==> flow/design.v <==
module PE(
    rst_n,
    in_valid,
    clk,
    up_in,
    left_in,
    right_out,
    down_out,
    result_out
);
input clk;
input rst_n;
input [7:0] up_in, left_in;
input in_valid;
output reg [7:0] right_out, down_out;
output reg [31:0] result_out;
always @(posedge clk or negedge rst_n) begin
    if(!rst_n) begin
        result_out <= 0;
        right_out <= 0;
        down_out <= 0;
    end
    else if(in_valid) begin
        result_out <= 0;
        right_out <= 0;
        down_out <= 0;
    end
    else begin
        result_out <= result_out + up_in * left_in;
        right_out <= left_in;
        down_out <= up_in;
    end
end
endmodule
module buffer (
    input clk,
    input rst_n,
    input in_valid,
    input [31:0] data_in,
    output reg [31:0] data_out
);
reg [7:0] r1_temp1;
reg [7:0] r2_temp1, r2_temp2;
reg [7:0] r3_temp1, r3_temp2, r3_temp3;
always @(posedge clk or negedge rst_n) begin
    if (!rst_n) begin
        data_out <= 32'b0;
        r1_temp1 <= 8'b0;
        r2_temp1 <= 8'b0;
        r2_temp2 <= 8'b0;
        r3_temp1 <= 8'b0;
        r3_temp2 <= 8'b0;
        r3_temp3 <= 8'b0;
    end 
    else if(in_valid) begin
        data_out <= 32'b0;
        r1_temp1 <= 8'b0;
        r2_temp1 <= 8'b0;
        r2_temp2 <= 8'b0;
        r3_temp1 <= 8'b0;
        r3_temp2 <= 8'b0;
        r3_temp3 <= 8'b0;
    end
    else begin
        r1_temp1 <= data_in[23:16];
        r2_temp1 <= r2_temp2;
        r2_temp2 <= data_in[15:8];
        r3_temp1 <= r3_temp2;
        r3_temp2 <= r3_temp3;
        r3_temp3 <= data_in[7:0];
        data_out <= {data_in[31:24], r1_temp1, r2_temp1, r3_temp1};
    end
end 
endmodule
module systolic_array(
    rst_n,
    in_valid,
    clk,
    in_a,
    in_b,
    out_c_r1,
    out_c_r2,
    out_c_r3,
    out_c_r4
);
input rst_n;
input in_valid;
input clk;
input [31:0] in_a;
input [31:0] in_b;
output [127:0] out_c_r1; 
output [127:0] out_c_r2;
output [127:0] out_c_r3;
output [127:0] out_c_r4;
wire [7:0] vertical_wire[4:0][3:0]; 
wire [7:0] horizontal_wire[3:0][4:0];  
wire [31:0] c_wire[3:0][3:0]; 
assign vertical_wire[0][0] = in_b[31:24];  
assign vertical_wire[0][1] = in_b[23:16];  
assign vertical_wire[0][2] = in_b[15:8];  
assign vertical_wire[0][3] = in_b[7:0];   
assign horizontal_wire[0][0] = in_a[31:24];  
assign horizontal_wire[1][0] = in_a[23:16];  
assign horizontal_wire[2][0] = in_a[15:8];   
assign horizontal_wire[3][0] = in_a[7:0];    
genvar i,j;
generate
    for(i=0;i<4;i=i+1) begin:ROW
        for(j=0;j<4;j=j+1) begin:COL
            PE pe(
                .rst_n(rst_n),
                .in_valid(in_valid),
                .clk(clk),
                .up_in(vertical_wire[i][j]),
                .left_in(horizontal_wire[i][j]),
                .right_out(horizontal_wire[i][j+1]),
                .down_out(vertical_wire[i+1][j]),
                .result_out(c_wire[i][j])
            );
        end
    end
endgenerate
assign out_c_r1 = {c_wire[0][0], c_wire[0][1], c_wire[0][2], c_wire[0][3]};
assign out_c_r2 = {c_wire[1][0], c_wire[1][1], c_wire[1][2], c_wire[1][3]};
assign out_c_r3 = {c_wire[2][0], c_wire[2][1], c_wire[2][2], c_wire[2][3]};
assign out_c_r4 = {c_wire[3][0], c_wire[3][1], c_wire[3][2], c_wire[3][3]};
endmodule
module TPU(
    clk,
    rst_n,
    in_valid,
    K,
    M,
    N,
    busy,
    A_wr_en,
    A_index,
    A_data_in,
    A_data_out,
    B_wr_en,
    B_index,
    B_data_in,
    B_data_out,
    C_wr_en,
    C_index,
    C_data_in,
    C_data_out
);
input clk;
input rst_n;
input            in_valid;
input [7:0]      K;
input [7:0]      M;
input [7:0]      N;
output reg       busy;
output reg          A_wr_en;
output reg [15:0]   A_index;
output     [31:0]   A_data_in;
input  [31:0]       A_data_out;
output reg          B_wr_en;
output reg [15:0]   B_index;
output     [31:0]   B_data_in;
input  [31:0]       B_data_out;
output reg          C_wr_en;
output reg [15:0]   C_index;
output reg [127:0]  C_data_in;
input  [127:0]      C_data_out;
assign A_data_in = 32'd0;
assign B_data_in = 32'd0;
reg [31:0] A_buffer_in, B_buffer_in;
reg [31:0] A_buffer_out, B_buffer_out;
wire [127:0] c_out[3:0];
buffer weight_buffer_A (
    .clk(clk),
    .rst_n(rst_n),
    .in_valid(in_valid),
    .data_in(A_buffer_in),
    .data_out(A_buffer_out)
);
buffer input_buffer_B (
    .clk(clk),
    .rst_n(rst_n),
    .in_valid(in_valid),
    .data_in(B_buffer_in),
    .data_out(B_buffer_out)
);
reg sa_valid;
systolic_array SA (
    .rst_n(rst_n),
    .in_valid(sa_valid),
    .clk(clk),
    .in_a(A_buffer_out),
    .in_b(B_buffer_out),
    .out_c_r1(c_out[0]),
    .out_c_r2(c_out[1]),
    .out_c_r3(c_out[2]),
    .out_c_r4(c_out[3])
);
reg [7:0] M_reg, N_reg, K_reg;
reg [7:0] tile_m, tile_n, tile_k;
reg [7:0] max_tile_m, max_tile_n, max_tile_k;
wire [127:0] c_row0 = c_out[0];
wire [127:0] c_row1 = c_out[1];
wire [127:0] c_row2 = c_out[2];
wire [127:0] c_row3 = c_out[3];
integer i, j;
localparam IDLE = 3'd0;
localparam LOAD = 3'd1;
localparam CALC = 3'd2;
localparam WRITEBACK = 3'd3;
localparam DONE = 3'd4;
reg [3:0] state, next_state;
reg [7:0] load_cnt, calc_cnt, wb_cnt;
reg [15:0] A_addr, B_addr, C_addr;
always @(*) begin
    if(tile_k == max_tile_k - 1) begin
        if(tile_k * 4 + load_cnt > K_reg) begin
            A_addr = (((tile_m * K_reg) + K_reg)) ;
            B_addr = (((tile_n * K_reg) + K_reg));
        end
        else begin
            A_addr = (((tile_m * K_reg) + (tile_k * 4))) + load_cnt;
            B_addr = (((tile_n * K_reg) + (tile_k * 4))) + load_cnt;
        end
    end
    else begin
        A_addr = (((tile_m * K_reg) + (tile_k * 4))) + load_cnt;
        B_addr = (((tile_n * K_reg) + (tile_k * 4))) + load_cnt;
    end
    C_addr = ((tile_n * M_reg) + (tile_m * 4)) + wb_cnt;
end
reg [15:0] next_tile_m, next_tile_n;
always @(*) begin
    if(tile_n < max_tile_n - 1) begin
        next_tile_n = tile_n + 1;
        next_tile_m = tile_m;
    end
    else begin
        next_tile_n = 0;
        if(tile_m < max_tile_m - 1) begin
            next_tile_m = tile_m + 1;
        end
        else begin
            next_tile_m = 0;
        end
    end
end
always @(posedge clk or negedge rst_n) begin
    if(!rst_n) begin
        M_reg <= 0;
        N_reg <= 0;
        K_reg <= 0;
        max_tile_m <= 0;
        max_tile_n <= 0; 
        max_tile_k <= 0;
        tile_k <= 0;
    end
    else if(in_valid) begin
        M_reg <= M;
        N_reg <= N;
        K_reg <= K;
        max_tile_m <= (M + 3) >> 2;  
        max_tile_n <= (N + 3) >> 2; 
        max_tile_k <= (K + 3) >> 2; 
        tile_k <= 0;
    end
end
always @(*) begin
    case(state)
        IDLE: begin
            if(in_valid)
                next_state = LOAD;
            else
                next_state = IDLE;
        end
        LOAD: begin
            if(load_cnt > K_reg || tile_k * 4 + load_cnt > K_reg) 
                next_state = CALC;
            else
                next_state = LOAD;
        end
        CALC: begin
            if(calc_cnt == 7)
                next_state = WRITEBACK;    
            else
                next_state = CALC;
        end
        WRITEBACK: begin
            if(wb_cnt > 3 || tile_m * 4 + wb_cnt >= M_reg) begin
                if(tile_n < max_tile_n - 1 || tile_m < max_tile_m - 1)
                    next_state = LOAD;
                else
                    next_state = DONE;
            end
            else
                next_state = WRITEBACK;
        end
        DONE: begin
            next_state = IDLE;
        end
        default: next_state = IDLE;
    endcase
end
always @(posedge clk or negedge rst_n) begin
    if(!rst_n) begin
        busy <= 0;
        A_wr_en <= 0;
        B_wr_en <= 0;
        C_wr_en <= 0;
        A_index <= 0;
        B_index <= 0;
        C_index <= 0;
        load_cnt <= 0;
        calc_cnt <= 0;
        wb_cnt <= 0;
        sa_valid <= 0;
        tile_m <= 0;
        tile_n <= 0;
        state <= IDLE;
    end
    else begin
        state <= next_state;
        case(state)
            IDLE: begin
                if(in_valid) begin
                    busy <= 1;
                    load_cnt <= 0;
                    calc_cnt <= 0;
                    wb_cnt <= 0;
                    sa_valid <= 1;
                end
                else begin
                    busy <= 0;
                end
                A_buffer_in <= 0;
                B_buffer_in <= 0;
                C_wr_en <= 0;
            end
            LOAD: begin
                A_index <= A_addr;
                B_index <= B_addr;
                sa_valid <= 0;
                if(tile_k * 4 + load_cnt > K_reg) begin
                    A_buffer_in <= 0; 
                    B_buffer_in <= 0;
                end
                else if(load_cnt == 0) begin
                    A_buffer_in <= 0; 
                    B_buffer_in <= 0;
                end
                else begin
                    A_buffer_in <= A_data_out;
                    B_buffer_in <= B_data_out;
                end
                if(load_cnt > K_reg) begin
                    load_cnt <= 0;
                end
                else begin
                    load_cnt <= load_cnt + 1;
                end
            end
            CALC: begin
                A_buffer_in <= 0;
                B_buffer_in <= 0;
                if(calc_cnt == 7) begin
                    calc_cnt <= 0;
                end
                else begin
                    calc_cnt <= calc_cnt + 1;
                end
            end
            WRITEBACK: begin
                if(wb_cnt <= 3 && tile_m * 4 + wb_cnt < M_reg) begin
                    C_wr_en <= 1;
                    C_index <= C_addr;
                    C_data_in <= c_out[wb_cnt];
                    wb_cnt <= wb_cnt + 1;
                end
                else begin
                    C_wr_en <= 0;
                    sa_valid <= 1;
                    tile_m <= next_tile_m;
                    tile_n <= next_tile_n;
                    wb_cnt <= 0;
                end
            end
            DONE: begin
                busy <= 0;
                C_wr_en <= 0;
            end
        endcase
        if(in_valid) begin
            tile_m <= 0;
            tile_n <= 0;
        end
    end
end
endmodule
Settings: LEC_CHECK=0, CAP_MARGIN=40, CORE_MARGIN=2, CORE_UTILIZATION=72, CTS_CLUSTER_DIAMETER=204, CTS_CLUSTER_SIZE=15, PLACE_DENSITY_LB_ADDON=0.03, SETUP_SLACK_MARGIN=1.51, SLEW_MARGIN=20; clock period 5.14 ns.
run.sh (not shown) runs the stock make flow with config.mk's settings and CLKGATE_MAP_FILE=.
The first run produced a clean layout.
Then changed:
CAP_MARGIN = 20   (was 40)
CORE_UTILIZATION = 70   (was 72)
CTS_CLUSTER_DIAMETER = 397   (was 204)
CTS_CLUSTER_SIZE = 25   (was 15)
HOLD_SLACK_MARGIN = 0.27   (was unset)
PLACE_DENSITY_LB_ADDON = unset   (was 0.03)
SETUP_SLACK_MARGIN = 0.92   (was 1.51)
TNS_END_PERCENT = 5   (was unset)
clock period = 3.44 ns   (was 5.14 ns; I/O delays follow)
This time the run reached the layout checks and failed them: negative setup slack; design area rises by about 5%; synthesized cell count is unchanged; first-iteration DRC count falls by 0.59%; clock-buffer cell count falls by 59.
Then changed:
ABC_AREA = 1   (was unset)
CTS_CLUSTER_DIAMETER = unset   (was 397)
CTS_CLUSTER_SIZE = unset   (was 25)
HOLD_SLACK_MARGIN = unset   (was 0.27)
PLACE_DENSITY = 0.6   (was unset)
SETUP_SLACK_MARGIN = -0.23   (was 0.92)
TNS_END_PERCENT = unset   (was 5)
clock period = 3.23 ns   (was 3.44 ns; I/O delays follow)
=> The new run died in global routing; synthesized cell count is higher by 32%; area after synthesis is higher by 6.8%; die size is higher by 6.8%.
Then changed:
ABC_AREA = unset   (was 1)
CORE_UTILIZATION = 72   (was 70)
CTS_CLUSTER_SIZE = 25   (was unset)
PLACE_DENSITY = unset   (was 0.6)
SETUP_SLACK_MARGIN = 1.17   (was -0.23)
clock period = 3.92 ns   (was 3.23 ns; I/O delays follow)
The changed run ended with an error in global routing, error GRT-0232.
Synthesized cell count fell by 24%.
Die area fell by 8.9%.
Area after synthesis fell by 6.4%.

========
RTL: the design.v shown in full above, as it stands there.
make LEC_CHECK=0 CAP_MARGIN=20 CELL_PAD_IN_SITES_GLOBAL_PLACEMENT=2 CORE_MARGIN=2 CORE_UTILIZATION=40 GPL_ROUTABILITY_DRIVEN=0 GPL_TIMING_DRIVEN=0 HOLD_SLACK_MARGIN=0.1 PLACE_DENSITY=0.6 SETUP_SLACK_MARGIN=0.28 SLEW_MARGIN=15 finish   # period 6.5 ns
Next try:
Settings changed: CELL_PAD_IN_SITES_GLOBAL_PLACEMENT 2 to not set, CORE_UTILIZATION 40 to 66, GPL_ROUTABILITY_DRIVEN 0 to not set, GPL_TIMING_DRIVEN 0 to not set, HOLD_SLACK_MARGIN 0.1 to not set, PLACE_DENSITY 0.6 to not set, SETUP_SLACK_MARGIN 0.28 to not set, SLEW_MARGIN 15 to 20.
Clock period 6.5 ns to 5.33 ns, I/O delays scaled along.
After rerunning: The changed run completed with no timing, DRC or antenna violations; clock power increases by a few percent; maximum frequency goes up by about a fifth; total power rises by about a fifth; count of clock-buffer cells in the layout came out lower by 14; setup slack degrades by 360 ps; routed wire length fell by about a fifth.
Next try:
Settings changed: CORE_UTILIZATION 66 to 70, SETUP_SLACK_MARGIN set to 1.08.
Clock period 5.33 ns to 4.38 ns, I/O delays scaled along.
Result: The new run reached the layout checks and failed them: setup timing. Hold slack degrades by 140 ps. Clock-buffer cell count is higher by 5. Design area is higher by 16%. Flip-flop count stays the same. Critical path depth is lower by 2. Sequential share of layout area is lower by 3.8 points. Via count is higher by 20%. Die size is lower by 5.7%.

========
Starts from the design.v that is shown in full above.
Settings: LEC_CHECK=0, CAP_MARGIN=15, CORE_MARGIN=2, CORE_UTILIZATION=70, CTS_CLUSTER_SIZE=17, SETUP_SLACK_MARGIN=0.54, SLEW_MARGIN=20; clock period 4.38 ns.
The first run reached the layout checks and failed them: setup timing.
Next try:
- ABC_AREA: unset -> 1
- CAP_MARGIN: 15 -> 20
- CTS_CLUSTER_SIZE: 17 -> unset
- HOLD_SLACK_MARGIN: unset -> 0.28
- SETUP_SLACK_MARGIN: 0.54 -> -0.32
- clock period: 4.38 -> 4.08 ns (I/O delays scaled with it)
The changed run finished with setup timing left; utilization went down by 6.7 points; power went up by 8.1%; global-route usage went up by 1.7 points; final area went down by about 0.7%.
Next try:
- ABC_AREA: 1 -> unset
- CORE_UTILIZATION: 70 -> 40
- HOLD_SLACK_MARGIN: 0.28 -> unset
- PLACE_DENSITY: unset -> 0.6
- SETUP_SLACK_MARGIN: -0.32 -> unset
- clock period: 4.08 -> 5.82 ns (I/O delays scaled with it)
What happened: The changed run finished clean; via count shrinks by 27%; area after synthesis shrinks by 6.4%; critical path depth fell by 2; sequential share of layout area went up by 3.2 points; clock-buffer cell count grows by 8; final area falls by 12%; wire length falls by 24%; first-iteration DRC count falls by 50%; global-route usage is lower by 21 points; final cell count came out lower by 17%; combinational power went down by 57%.

========
Setup of cedar:
Starts from the design.v that is shown in full above.
clock: 4.74 ns
lec_check: 0
abc_area: 0
cap_margin: 5
cell_pad_in_sites_detail_placement: 0
core_aspect_ratio: 1.44
core_margin: 2
core_utilization: 46
cts_cluster_diameter: 113
gpl_timing_driven: 1
hold_slack_margin: 0.08
max_routing_layer: met5
place_density_lb_addon: 0.04
slew_margin: 20
What the final checks of cedar revealed, after a flow that finished every stage, was a layout that fails on setup timing.
The inputs of violet differ from those of cedar as listed below.
Settings: PLACE_DENSITY_LB_ADDON no longer set, was 0.04; CORE_ASPECT_RATIO no longer set, was 1.44; PLACE_DENSITY now 0.6, previously not set; GPL_TIMING_DRIVEN no longer set, was 1; HOLD_SLACK_MARGIN no longer set, was 0.08; CELL_PAD_IN_SITES_DETAIL_PLACEMENT no longer set, was 0; CORE_UTILIZATION now 70, was 46; CAP_MARGIN now 20, was 5; SETUP_SLACK_MARGIN now -0.23, previously not set; CTS_CLUSTER_SIZE now 41, previously not set; CTS_CLUSTER_DIAMETER no longer set, was 113; MAX_ROUTING_LAYER no longer set, was met5; ABC_AREA no longer set, was 0; the clock period (ns, I/O delays scaled along) now 3.23, was 4.74.
Findings:
The flow completed for violet, but it is not clean: the layout still shows setup timing. Of cedar and violet, the higher power per unit of standard cell area belongs to violet. Looking at setup violation total in the final timing report, violet sits 1400% above cedar. The count of multi-input combinational gates was comparable across cedar and violet.
Input-level comparison between delta and violet:
Settings: a deleted SETUP_SLACK_MARGIN that had been -0.23; a change of CORE_UTILIZATION from 70 to 40; a deleted CTS_CLUSTER_SIZE that had been 41; a change of the clock period (ns, I/O delays scaled along) from 3.23 to 6.5.
Notes after the runs:
Summary across violet and delta: the single failing run is violet. Tightest hold margin sits higher in delta than in violet. Between violet and delta, wire length of the first global-routing pass is higher for violet, delta comes in under that. Side by side, global routing usage on met1 turned out lower in delta than in violet. Compared with violet, in delta initial DRC count lost 6910; post-layout worst setup margin increased by 2.93 ns relative to the old numbers; number of cells in the finished layout apart from fillers went down.
Modified inputs, sierra compared to delta
Settings: swapping 40 for 69 in CORE_UTILIZATION; putting ABC_AREA at 1 where nothing was set; putting CTS_CLUSTER_SIZE at 98 where nothing was set; swapping 6.5 for 4.99 in the clock period (ns, I/O delays scaled along).
Notes after the runs:
- Setup slack: sierra less than delta
- sierra vs delta, number of tap instances went down by about 37%.
- On global-route usage: between sierra and delta, it ends up higher for sierra.
- sierra vs. delta: non-clock buffer count climbed about 19%; clock skew now sits at about the same level; net count of the finished layout moved up.
- On slew at the pin closest to its max-slew limit, delta tracks sierra almost exactly.
- In sierra, the layout overhead on the synthesized area came out 2.5 points below the value in delta.
- Comparing sierra and delta, logic depth of the worst path, buffers included is higher on delta.
- [compare] base=delta new=sierra: sequential share of layout area decreased by 1.2 points relative to the old numbers; overall power consumption increased by 42% relative to the old numbers.
Power figures rest on the tool's default switching activity, not on a simulated workload.
